Setup of job 9880:
// sha1_exec
module sha1_exec(clk, reset, start, data_in, load_in, cv, 
  use_prev_cv, busy, out_valid, cv_next);
   input clk, reset;     
   input start;
   input [31:0] data_in;
   input load_in;
   input [159:0] cv;
   input use_prev_cv;
   output        busy;
   output        out_valid;
   output [159:0] cv_next;  
   reg            busy;         
   reg            out_valid;    
   reg [6:0]      rnd_cnt_d;    
   wire [6:0]     rnd_cnt_q;    
   wire [159:0]   rnd_d;        
   wire [159:0]   rnd_q;
   wire [159:0]   sha1_round_wire;   
   wire [159:0]   cv_d;         
   wire [159:0]   cv_q;         
   wire [159:0]   cv_next_d;    
   wire [159:0]   cv_next_q;
   parameter      IDLE = 2'b00;
   parameter      CALC = 2'b01;
   parameter      VALID_OUT = 2'b10;
   parameter      VALID_OUT2 = 2'b11;
   wire [1:0]     state; 
   reg [1:0]      next_state;
   wire [511:0]   w_d;
   wire [511:0]   w_q;
   wire [511:0]   w_temp;
   wire [31:0]    w;    
   wire [31:0]    w_gen_temp = w_temp[511:480] ^ w_temp[447:416] ^ 
                  w_temp[255:224] ^ w_temp[95:64];  
   wire [31:0]    w_gen = {w_gen_temp[30:0], w_gen_temp[31]};
   assign         w_d = ((load_in == 1'b1) ? w_temp :
                  ((rnd_cnt_q < 7'd15) ? w_temp : 
                  {w_gen, w_temp[479:0]}));
   assign w_temp = (state == CALC) ? {w_q[479:0], w_q[511:480]} : 
     ((load_in == 1'b1) ? {w_q[479:0], data_in} : w_q);
   assign w = w_q[511:480];
   sha1_round sha1_round(.cv_in(rnd_q), .w(w), .round(rnd_cnt_q),
                           .cv_out(sha1_round_wire));
   assign         rnd_d = ((state == CALC) ? sha1_round_wire : 
     (use_prev_cv == 1'b1) ? cv_next_q : cv);
   assign         cv_d = ((state == CALC) ? cv_q : 
     (use_prev_cv == 1'b1) ? cv_next_q : cv);
   assign         cv_next_d = (state == VALID_OUT) ? 
                                ({cv_q[159:128] + rnd_q[159:128],
                                  cv_q[127:96] + rnd_q[127:96],
                                  cv_q[95:64] + rnd_q[95:64],
                                  cv_q[63:32] + rnd_q[63:32],
                                  cv_q[31:0] + rnd_q[31:0]}) :
                                  (cv_next_q);
   assign         cv_next = cv_next_q;
   always @(state or start or rnd_cnt_q)
     begin
        out_valid = 1'b0;       
        busy = 1'b0;
  ...
make LEC_CHECK=0 ABC_AREA=1 CAP_MARGIN=20 CORE_ASPECT_RATIO=1.67 CORE_MARGIN=4 CORE_UTILIZATION=31 GPL_TIMING_DRIVEN=1 PLACE_DENSITY=0.44 SLEW_MARGIN=20 finish   # period 8.0 ns
run.sh (not shown) runs the stock make flow with config.mk's settings and CLKGATE_MAP_FILE=.
Input changes introduced in job 7989 (baseline for comparison: job 9880):
- CORE_ASPECT_RATIO changed from 1.67 to 0.86
- CORE_UTILIZATION changed from 31 to 72
- SETUP_SLACK_MARGIN newly set to -0.36
- GPL_TIMING_DRIVEN removed (was 1)
- MAX_ROUTING_LAYER newly set to met4
- CTS_CLUSTER_SIZE newly set to 89
- ABC_AREA removed (was 1)
- CAP_MARGIN changed from 20 to 5
- CORE_MARGIN changed from 4 to 2
- PLACE_DENSITY changed from 0.44 to 0.66
- the clock period (ns, I/O delays scaled along) changed from 8.0 to 4.65
## What came out
- Summary of job 9880 and job 7989: one run falls short of a clean finish, namely job 7989.
- The flow for job 7989 finished, though final verification flagged negative setup slack.
- As far as number of buffers inserted for hold repair after clock tree synthesis goes, job 7989 and job 9880 are indistinguishable; the numbers are identical.
- A cell with the largest stage delay on the worst path of sky130_fd_sc_hd__a21boi_0 is what job 9880 shows, while sky130_fd_sc_hd__fa_1 belongs to job 7989.
- [compare] base=job 9880 new=job 7989: leakage power went down; overall power after layout now sits higher; synthesis area per yosys down 2.7%.
### job 7989 -> job 8444
- SETUP_SLACK_MARGIN no longer set, was -0.36
- ABC_AREA now 1, previously not set
- CTS_CLUSTER_SIZE no longer set, was 89
- CAP_MARGIN now 20, was 5
- CTS_CLUSTER_DIAMETER now 397, previously not set
- CORE_ASPECT_RATIO no longer set, was 0.86
- PLACE_DENSITY no longer set, was 0.66
- MAX_ROUTING_LAYER no longer set, was met4
- CORE_UTILIZATION now 60, was 72
- the clock period (ns, I/O delays scaled along) now 3.87, was 4.65
Notes after the runs:
In job 7989 the implementation completed, yet the final layout does not meet the checks, the culprit being negative setup slack. Every stage of job 8444 finished as expected; the final checks, on the other hand, flagged negative setup slack, which means the layout fails. Against job 7989 as the reference, job 8444 delivers a lower number of antenna cells inserted. Changes observed in job 8444 relative to job 7989: arrival time reported for the critical path endpoint shrank by 0.65 ns; power grew by about 40%. For the clock share of power, job 8444 came in 5.3 points lower than job 7989 did. Lower design area goes to job 7989 over job 8444.
### job 8444 -> job 6800
- CTS_CLUSTER_DIAMETER: 397 -> unset
- CORE_UTILIZATION: 60 -> 40
- ABC_AREA: 1 -> unset
- the clock period (ns, I/O delays scaled along): 3.87 -> 8.0
Results
| design area | job 6800 vs job 8444 | better |. Going from job 8444 to job 6800, power now smaller; combinational gate area lost 930 um2. Lower total length of routed met2 wires goes to job 6800 over job 8444. Job 6800 | status: complete | timing, DRC, antenna: pass. Delta(detailed-route wire length per cell, job 6800 - job 8444) < 0. Share of the clock period used by the worst path after layout (lower): job 6800. Row clock skew: job 6800 higher / job 8444 lower.
### job 6800 -> job 8958
- putting CTS_CLUSTER_SIZE at 10 where nothing was set
- swapping 40 for 72 in CORE_UTILIZATION
- putting ABC_AREA at 1 where nothing was set
- putting PLACE_DENSITY at 0.37 where nothing was set
- putting CTS_CLUSTER_DIAMETER at 396 where nothing was set
- putting TNS_END_PERCENT at 5 where nothing was set
- putting HOLD_SLACK_MARGIN at 0.29 where nothing was set
- putting CORE_ASPECT_RATIO at 0.91 where nothing was set
- swapping 8.0 for 3.88 in the clock period (ns, I/O delays scaled along)
The flow completed for job 8958, but it is not clean: the layout still shows negative setup slack.
Looking at combined buffer and inverter count along the critical path, job 8958 sits 1 above job 6800.
| ratio of total power to cell area | higher: job 8958 |
Measured against job 8958, the area of the core of job 6800 comes out at 1.7 times the reference value.
In job 8958 the die outline width turned out 21% lower than in job 6800.
Between job 6800 and job 8958, the flow reports maximum frequency increasing by more than a quarter.
diff inputs: job 8958 => job 3940
- a deleted TNS_END_PERCENT that had been 5
- a deleted CTS_CLUSTER_DIAMETER that had been 396
- a change of CORE_UTILIZATION from 72 to 23
- a deleted CTS_CLUSTER_SIZE that had been 10
- a deleted HOLD_SLACK_MARGIN that had been 0.29
- a deleted PLACE_DENSITY that had been 0.37
- a deleted CORE_ASPECT_RATIO that had been 0.91
- a deleted ABC_AREA that had been 1
- a change of the clock period (ns, I/O delays scaled along) from 3.88 to 6.97
==> results <==
- Out of job 3940 and job 8958, the only run to close with the timing, design-rule and antenna checks passing was job 3940.
- Job 8958: all stages done; final checks FAILED (negative setup slack).
- When job 3940 is set beside job 8958, its final critical path time including I/O delays and setup turns out to be 1.74 ns larger.
- What job 3940 reported for routed length on met3 has to be multiplied by 2.8 to get the figure for job 8958.
- Area after synthesis (higher): job 8958
- Relative contribution of the clock network to total power for job 3940 is higher than for job 8958.
- Job 8958 ended up with fewer cell instances than job 3940 did.

## main
sha1_exec again, from the RTL that the note above started with.
Settings: LEC_CHECK=0, ABC_AREA=1, CAP_MARGIN=0, CORE_MARGIN=2, CORE_UTILIZATION=72, CTS_CLUSTER_DIAMETER=397, CTS_CLUSTER_SIZE=10, HOLD_SLACK_MARGIN=0.28, PLACE_DENSITY=0.36, SETUP_SLACK_MARGIN=0.48, SLEW_MARGIN=20, TNS_END_PERCENT=5; clock period 3.87 ns.
[flow] main | stages: complete | final checks: fail | reason: negative setup slack
Edits applied to the flow inputs when going from main to the feature branch:
==> flow/config.mk <==
export PLATFORM = sky130hd
export DESIGN_NAME = sha1_exec
export DESIGN_NICKNAME = sha1_exec
export VERILOG_FILES = /design/flow/design.v
export SDC_FILE = /design/flow/constraint.sdc
export NUM_CORES = 4
export LEC_CHECK = 0
export CAP_MARGIN = 20
export CORE_MARGIN = 2
export CORE_UTILIZATION = 40
export SLEW_MARGIN = 20
==> flow/constraint.sdc <==
create_clock -name core_clock -period 6.97 [get_ports {clk}]
set_input_delay 1.3940 -clock core_clock [delete_from_list [all_inputs] [get_ports {clk}]]
set_output_delay 1.3940 -clock core_clock [all_outputs]
set_load 0.01 [all_outputs]
==> results <==
- STATUS run=main STAGES=ALL_DONE FINAL_CHECKS=FAILED CAUSE=negative setup slack
- The feature branch was carried through to the last stage, and its layout satisfied the timing, design-rule and antenna checks.
- Net count after synthesis | the feature branch below main
- The feature branch: die footprint is 74% higher than what main reported.
- For main, the cell with the largest stage delay on the worst path was sky130_fd_sc_hd__fa_1, unlike the feature branch, where it was sky130_fd_sc_hd__dfxtp_1.
- Looking only at wire length after detailed routing, and setting everything else aside, the lower value of the feature branch and main goes to the feature branch.

== v33 ==
Starting RTL as in the previous note.
// sha1_exec
module sha1_exec(clk, reset, start, data_in, load_in, cv, 
  use_prev_cv, busy, out_valid, cv_next);
make LEC_CHECK=0 CAP_MARGIN=30 CELL_PAD_IN_SITES_GLOBAL_PLACEMENT=0 CORE_ASPECT_RATIO=1.34 CORE_MARGIN=2 CORE_UTILIZATION=72 CTS_CLUSTER_SIZE=36 GPL_ROUTABILITY_DRIVEN=1 MAX_ROUTING_LAYER=met4 PLACE_DENSITY=0.77 SLEW_MARGIN=20 finish   # period 4.9 ns
[flow] v33 | stages: complete | final checks: fail | reason: negative setup slack
[inputs] v19 vs v33
==> flow/config.mk <==
export PLATFORM = sky130hd
export DESIGN_NAME = sha1_exec
export DESIGN_NICKNAME = sha1_exec
export VERILOG_FILES = /design/flow/design.v
export SDC_FILE = /design/flow/constraint.sdc
export NUM_CORES = 4
export LEC_CHECK = 0
export ABC_AREA = 1
export CAP_MARGIN = 0
export CELL_PAD_IN_SITES_GLOBAL_PLACEMENT = 0
export CORE_ASPECT_RATIO = 0.71
export CORE_MARGIN = 2
export CORE_UTILIZATION = 72
export CTS_CLUSTER_SIZE = 89
export GPL_ROUTABILITY_DRIVEN = 1
export MAX_ROUTING_LAYER = met4
export PLACE_DENSITY = 0.64
export SETUP_SLACK_MARGIN = -0.38
export SLEW_MARGIN = 20
==> flow/constraint.sdc <==
create_clock -name core_clock -period 3.88 [get_ports {clk}]
set_input_delay 0.7760 -clock core_clock [delete_from_list [all_inputs] [get_ports {clk}]]
set_output_delay 0.7760 -clock core_clock [all_outputs]
set_load 0.01 [all_outputs]
[summary]
- From the logs: v19 reached the end of the flow and failed the layout checks with negative setup slack.
- In v33 the implementation completed, yet the final layout does not meet the checks, the culprit being negative setup slack.
- Clock-pin slew on the worst setup and hold paths: v33 vs v19, no meaningful difference
- Between v33 and v19, combinational share of power is lower for v33, v19 comes in above that.
- Comparing internal cell power for v33 and v19, the bigger number came from v19.
## Diff of input files: v32 against v19
==> flow/config.mk <==
export PLATFORM = sky130hd
export DESIGN_NAME = sha1_exec
export DESIGN_NICKNAME = sha1_exec
export VERILOG_FILES = /design/flow/design.v
export SDC_FILE = /design/flow/constraint.sdc
export NUM_CORES = 4
export LEC_CHECK = 0
export CAP_MARGIN = 20
export CORE_MARGIN = 2
export CORE_UTILIZATION = 72
export MAX_ROUTING_LAYER = met4
export PLACE_DENSITY = 0.66
export SLEW_MARGIN = 20
==> flow/constraint.sdc <==
create_clock -name core_clock -period 4.65 [get_ports {clk}]
set_input_delay 0.9300 -clock core_clock [delete_from_list [all_inputs] [get_ports {clk}]]
set_output_delay 0.9300 -clock core_clock [all_outputs]
set_load 0.01 [all_outputs]
### Flow results
Layout checks on v32: not met. Flow itself completed; violations: negative setup slack.
In the final reports, the cell area of v32 is smaller than that of v19.
Share of synthesized cell area in and, or, nand and nor gates down 2.2 points in v32 wrt v19
Going from v19 to v32, power density over cell area moved down; post-layout period usage of the worst path moved down; final setup violation count moved down.
> inputs changed (v32 -> v20)
diff --git a/flow/config.mk b/flow/config.mk
--- a/flow/config.mk
+++ b/flow/config.mk
@@ -8,6 +8,6 @@
 export CAP_MARGIN = 20
 export CORE_MARGIN = 2
-export CORE_UTILIZATION = 72
-export MAX_ROUTING_LAYER = met4
-export PLACE_DENSITY = 0.66
+export CORE_UTILIZATION = 40
+export GPL_ROUTABILITY_DRIVEN = 0
+export GPL_TIMING_DRIVEN = 0
 export SLEW_MARGIN = 20
==> flow/constraint.sdc <==
create_clock -name core_clock -period 8.0 [get_ports {clk}]
set_input_delay 1.6000 -clock core_clock [delete_from_list [all_inputs] [get_ports {clk}]]
set_output_delay 1.6000 -clock core_clock [all_outputs]
set_load 0.01 [all_outputs]
## What came out
v32: all stages done; final checks FAILED (negative setup slack). Having completed the whole flow, v20 delivered a layout that passed the timing, design-rule and antenna checks. v20 against v32: overall routed net length rose by 2.1%, number of hold violations in the final report stayed essentially flat, count of TritonRoute iterations in the first routing pass fell by 3. Comparing the two runs side by side, v20 comes out ahead of v32 on wire length of the first global-routing pass. Re cell count of the worst reg-to-reg path: v32 was lower than v20. A capture point of the worst path of rnd_reg.q[159] is what v32 shows, while rnd_reg.q[148] belongs to v20. Compared with v32, v20 shows a highest clock rate that is 49 MHz lower. v32 -> v20: area of the synthesized netlist per yosys stat flat. STATUS setup slack of the most critical reg-to-reg path: v20 wins against v32. Between v20 and v32, the clock tree cell share of total cell area figures differ only marginally. Compared with v32, power in v20 decreased by more than a quarter. v20: fraction of the core area occupied by cells at floorplan lower than v32.
Input-level comparison between v21 and v20:
==> flow/config.mk <==
export PLATFORM = sky130hd
export DESIGN_NAME = sha1_exec
export DESIGN_NICKNAME = sha1_exec
export VERILOG_FILES = /design/flow/design.v
export SDC_FILE = /design/flow/constraint.sdc
export NUM_CORES = 4
export LEC_CHECK = 0
export CAP_MARGIN = 30
export CELL_PAD_IN_SITES_GLOBAL_PLACEMENT = 1
export CORE_ASPECT_RATIO = 1.34
export CORE_MARGIN = 2
export CORE_UTILIZATION = 58
export CTS_CLUSTER_SIZE = 36
export GPL_ROUTABILITY_DRIVEN = 1
export MAX_ROUTING_LAYER = met4
export SLEW_MARGIN = 20
==> flow/constraint.sdc <==
create_clock -name core_clock -period 4.9 [get_ports {clk}]
set_input_delay 0.9800 -clock core_clock [delete_from_list [all_inputs] [get_ports {clk}]]
set_output_delay 0.9800 -clock core_clock [all_outputs]
set_load 0.01 [all_outputs]
==> comparison <==
- For clock slew at the register clock pins of the worst setup and hold paths, v21 and v20 come out practically identical.
- On global-route usage: between v21 and v20, it ends up lower for v20.
- Completing all stages was not enough for v21: its layout failed the final checks because of negative setup slack.
- The combinational power in v20 is 0.49 times that in v21.
- On count of clock-buffer cells in the layout: between v21 and v20, it ends up lower for v21.
What v58 does differently from v21 at the input level:
diff --git a/flow/config.mk b/flow/config.mk
--- a/flow/config.mk
+++ b/flow/config.mk
@@ -7,5 +7,5 @@
 export LEC_CHECK = 0
 export CAP_MARGIN = 30
-export CELL_PAD_IN_SITES_GLOBAL_PLACEMENT = 1
+export CELL_PAD_IN_SITES_GLOBAL_PLACEMENT = 0
 export CORE_ASPECT_RATIO = 1.34
 export CORE_MARGIN = 2
@@ -14,3 +14,5 @@
 export GPL_ROUTABILITY_DRIVEN = 1
 export MAX_ROUTING_LAYER = met4
+export PLACE_DENSITY_LB_ADDON = 0.19
+export SETUP_SLACK_MARGIN = -0.91
 export SLEW_MARGIN = 20
==> flow/constraint.sdc <==
create_clock -name core_clock -period 15.9 [get_ports {clk}]
set_input_delay 3.1800 -clock core_clock [delete_from_list [all_inputs] [get_ports {clk}]]
set_output_delay 3.1800 -clock core_clock [all_outputs]
set_load 0.01 [all_outputs]
Findings:
v21 and v58: one clean run, v58; the rest did not finish clean.
Although it ran to completion, v21 produced a layout that fails the final checks because of negative setup slack.
In the metrics for v58 and v21, the one carrying the lower clock group share of total power is v21.
Higher overall power after layout among v58 and v21: v21
Run comparison: v21 library cell contributing the largest single delay on the critical path sky130_fd_sc_hd__fa_1; v58 library cell contributing the largest single delay on the critical path sky130_fd_sc_hd__a2111oi_0
As far as row count goes, v58 and v21 are indistinguishable; the numbers are identical.
The worst setup path startpoint comes out rnd_cnt_reg.q[0] in one run and rnd_cnt_reg.q[1] in the other, namely in v58 and v21 respectively.
v21 → v58: XOR/XNOR share of the synthesized area has remained practically unchanged; data arrival time of the critical path increased by 1.75 ns relative to the old numbers; final worst-path cycle share fell by 67 points; number of signal-net buffers in the layout fell by 296.
Power and IR drop assume default switching activity.
